// cam_pixel_labeler
module cam_pixel_labeler (
    input  logic        clk,
    input  logic        reset,
    input  logic        href,
    input  logic        vsync,
    input  logic [ 7:0] ov7670_data,
    output logic        we,
    output logic [16:0] wAddr,
    output logic [ 2:0] label_data,
    output logic        camera_dp_en,
    output logic        v_finish_camera,
    output logic [ 9:0] x_pixel_camera,
    output logic [ 9:0] y_pixel_camera
);
    logic [15:0] ov7670_wData;
    logic [ 1:0] r_g_decision;
    logic [ 7:0] s_data;
    logic [ 7:0] v_data;
    OV7670_MemController U_OV7670_MemController (
        .clk            (clk),
        .reset          (reset),
        .href           (href),
        .vsync          (vsync),
        .ov7670_data    (ov7670_data),
        .we             (we),
        .wAddr          (wAddr),
        .wData          (ov7670_wData),
        .camera_dp_en   (camera_dp_en),
        .v_finish_camera(v_finish_camera),
        .x_pixel_camera (x_pixel_camera),
        .y_pixel_camera (y_pixel_camera)
    );
    rgb_to_hsv U_rgb_to_hsv (
        .r_data      (ov7670_wData[15:11]),
        .g_data      (ov7670_wData[10:5]),
        .b_data      (ov7670_wData[4:0]),
        .s_data      (s_data),
        .v_data      (v_data),
        .r_g_decision(r_g_decision)
    );
    Label_Gen U_Label_Gen (
  ...
For scale: roughly 3200 cells after synthesis, about 39 flip-flops, roughly 55 I/O pins.
clock: 102.0 ns
lec_check: 0
cap_margin: 30
core_margin: 2
core_utilization: 71
cts_cluster_diameter: 229
cts_cluster_size: 33
gpl_timing_driven: 1
max_routing_layer: met4
setup_slack_margin: 5.0
slew_margin: 25
tns_end_percent: 95
run.sh (not shown) runs the stock make flow with config.mk's settings and CLKGATE_MAP_FILE=.
The starting point died in 5_1_grt on GRT-0232.
Next try:
--- a/flow/config.mk
+++ b/flow/config.mk
@@ -7,10 +7,8 @@
 export LEC_CHECK = 0
 export CAP_MARGIN = 30
-export CORE_MARGIN = 2
-export CORE_UTILIZATION = 71
-export CTS_CLUSTER_DIAMETER = 229
-export CTS_CLUSTER_SIZE = 33
+export CORE_MARGIN = 10
+export CORE_UTILIZATION = 65
 export GPL_TIMING_DRIVEN = 1
-export MAX_ROUTING_LAYER = met4
+export PLACE_DENSITY = 0.77
 export SETUP_SLACK_MARGIN = 5.0
 export SLEW_MARGIN = 25
==> flow/constraint.sdc (replaced) <==
create_clock -name core_clock -period 130.0 [get_ports {clk}]
set_input_delay 26.0000 -clock core_clock [delete_from_list [all_inputs] [get_ports {clk}]]
set_output_delay 26.0000 -clock core_clock [all_outputs]
set_load 0.01 [all_outputs]
=>
- The changed run finished clean
- synthesized area stays the same
- die size rose by a quarter to a third
- synthesized cell count does not change
Next try:
--- a/flow/config.mk
+++ b/flow/config.mk
@@ -7,7 +7,9 @@
 export LEC_CHECK = 0
 export CAP_MARGIN = 30
-export CORE_MARGIN = 10
-export CORE_UTILIZATION = 65
+export CORE_MARGIN = 2
+export CORE_UTILIZATION = 66
+export CTS_CLUSTER_SIZE = 90
 export GPL_TIMING_DRIVEN = 1
+export MAX_ROUTING_LAYER = met4
 export PLACE_DENSITY = 0.77
 export SETUP_SLACK_MARGIN = 5.0
==> flow/constraint.sdc (replaced) <==
create_clock -name core_clock -period 75.7 [get_ports {clk}]
set_input_delay 15.1400 -clock core_clock [delete_from_list [all_inputs] [get_ports {clk}]]
set_output_delay 15.1400 -clock core_clock [all_outputs]
set_load 0.01 [all_outputs]
- The changed run failed in 3_5_place_dp
- area after synthesis is unchanged
- die area shrinks by about a fifth
- synthesized cell count is unchanged
Next try:
--- a/flow/config.mk
+++ b/flow/config.mk
@@ -8,9 +8,9 @@
 export CAP_MARGIN = 30
 export CORE_MARGIN = 2
-export CORE_UTILIZATION = 66
-export CTS_CLUSTER_SIZE = 90
+export CORE_UTILIZATION = 69
+export CTS_CLUSTER_DIAMETER = 229
+export CTS_CLUSTER_SIZE = 33
 export GPL_TIMING_DRIVEN = 1
-export MAX_ROUTING_LAYER = met4
-export PLACE_DENSITY = 0.77
+export PLACE_DENSITY = 0.63
 export SETUP_SLACK_MARGIN = 5.0
 export SLEW_MARGIN = 25
==> flow/constraint.sdc (replaced) <==
create_clock -name core_clock -period 102.0 [get_ports {clk}]
set_input_delay 20.4000 -clock core_clock [delete_from_list [all_inputs] [get_ports {clk}]]
set_output_delay 20.4000 -clock core_clock [all_outputs]
set_load 0.01 [all_outputs]
Result: With this change the flow failed in 5_1_grt; die area went down by 4.3%; synthesized cell count is unchanged; synthesized area stays the same.
Next try:
==> flow/config.mk (replaced) <==
export PLATFORM = sky130hd
export DESIGN_NAME = cam_pixel_labeler
export DESIGN_NICKNAME = cam_pixel_labeler
export VERILOG_FILES = /design/flow/design.v
export SDC_FILE = /design/flow/constraint.sdc
export NUM_CORES = 4
export LEC_CHECK = 0
export CAP_MARGIN = 30
export CORE_MARGIN = 10
export CORE_UTILIZATION = 57
export GPL_TIMING_DRIVEN = 1
export PLACE_DENSITY_LB_ADDON = 0.03
export SETUP_SLACK_MARGIN = 5.0
export SLEW_MARGIN = 0
export TNS_END_PERCENT = 95
==> flow/constraint.sdc (replaced) <==
create_clock -name core_clock -period 130.0 [get_ports {clk}]
set_input_delay 26.0000 -clock core_clock [delete_from_list [all_inputs] [get_ports {clk}]]
set_output_delay 26.0000 -clock core_clock [all_outputs]
set_load 0.01 [all_outputs]
After rerunning: The changed run completed with no timing, DRC or antenna violations; area after synthesis does not change; synthesized cell count is unchanged; die area is higher by 40%.
Next try:
--- a/flow/config.mk
+++ b/flow/config.mk
@@ -7,9 +7,9 @@
 export LEC_CHECK = 0
 export CAP_MARGIN = 30
-export CORE_MARGIN = 10
-export CORE_UTILIZATION = 57
+export CORE_MARGIN = 2
+export CORE_UTILIZATION = 58
 export GPL_TIMING_DRIVEN = 1
-export PLACE_DENSITY_LB_ADDON = 0.03
+export PLACE_DENSITY = 0.77
 export SETUP_SLACK_MARGIN = 5.0
-export SLEW_MARGIN = 0
+export SLEW_MARGIN = 25
 export TNS_END_PERCENT = 95
==> flow/constraint.sdc (replaced) <==
create_clock -name core_clock -period 75.7 [get_ports {clk}]
set_input_delay 15.1400 -clock core_clock [delete_from_list [all_inputs] [get_ports {clk}]]
set_output_delay 15.1400 -clock core_clock [all_outputs]
set_load 0.01 [all_outputs]
Effect:
- Now the flow failed in 5_1_grt on GRT-0116
- die size drops by 15%
- area after synthesis does not change
- synthesized cell count does not change
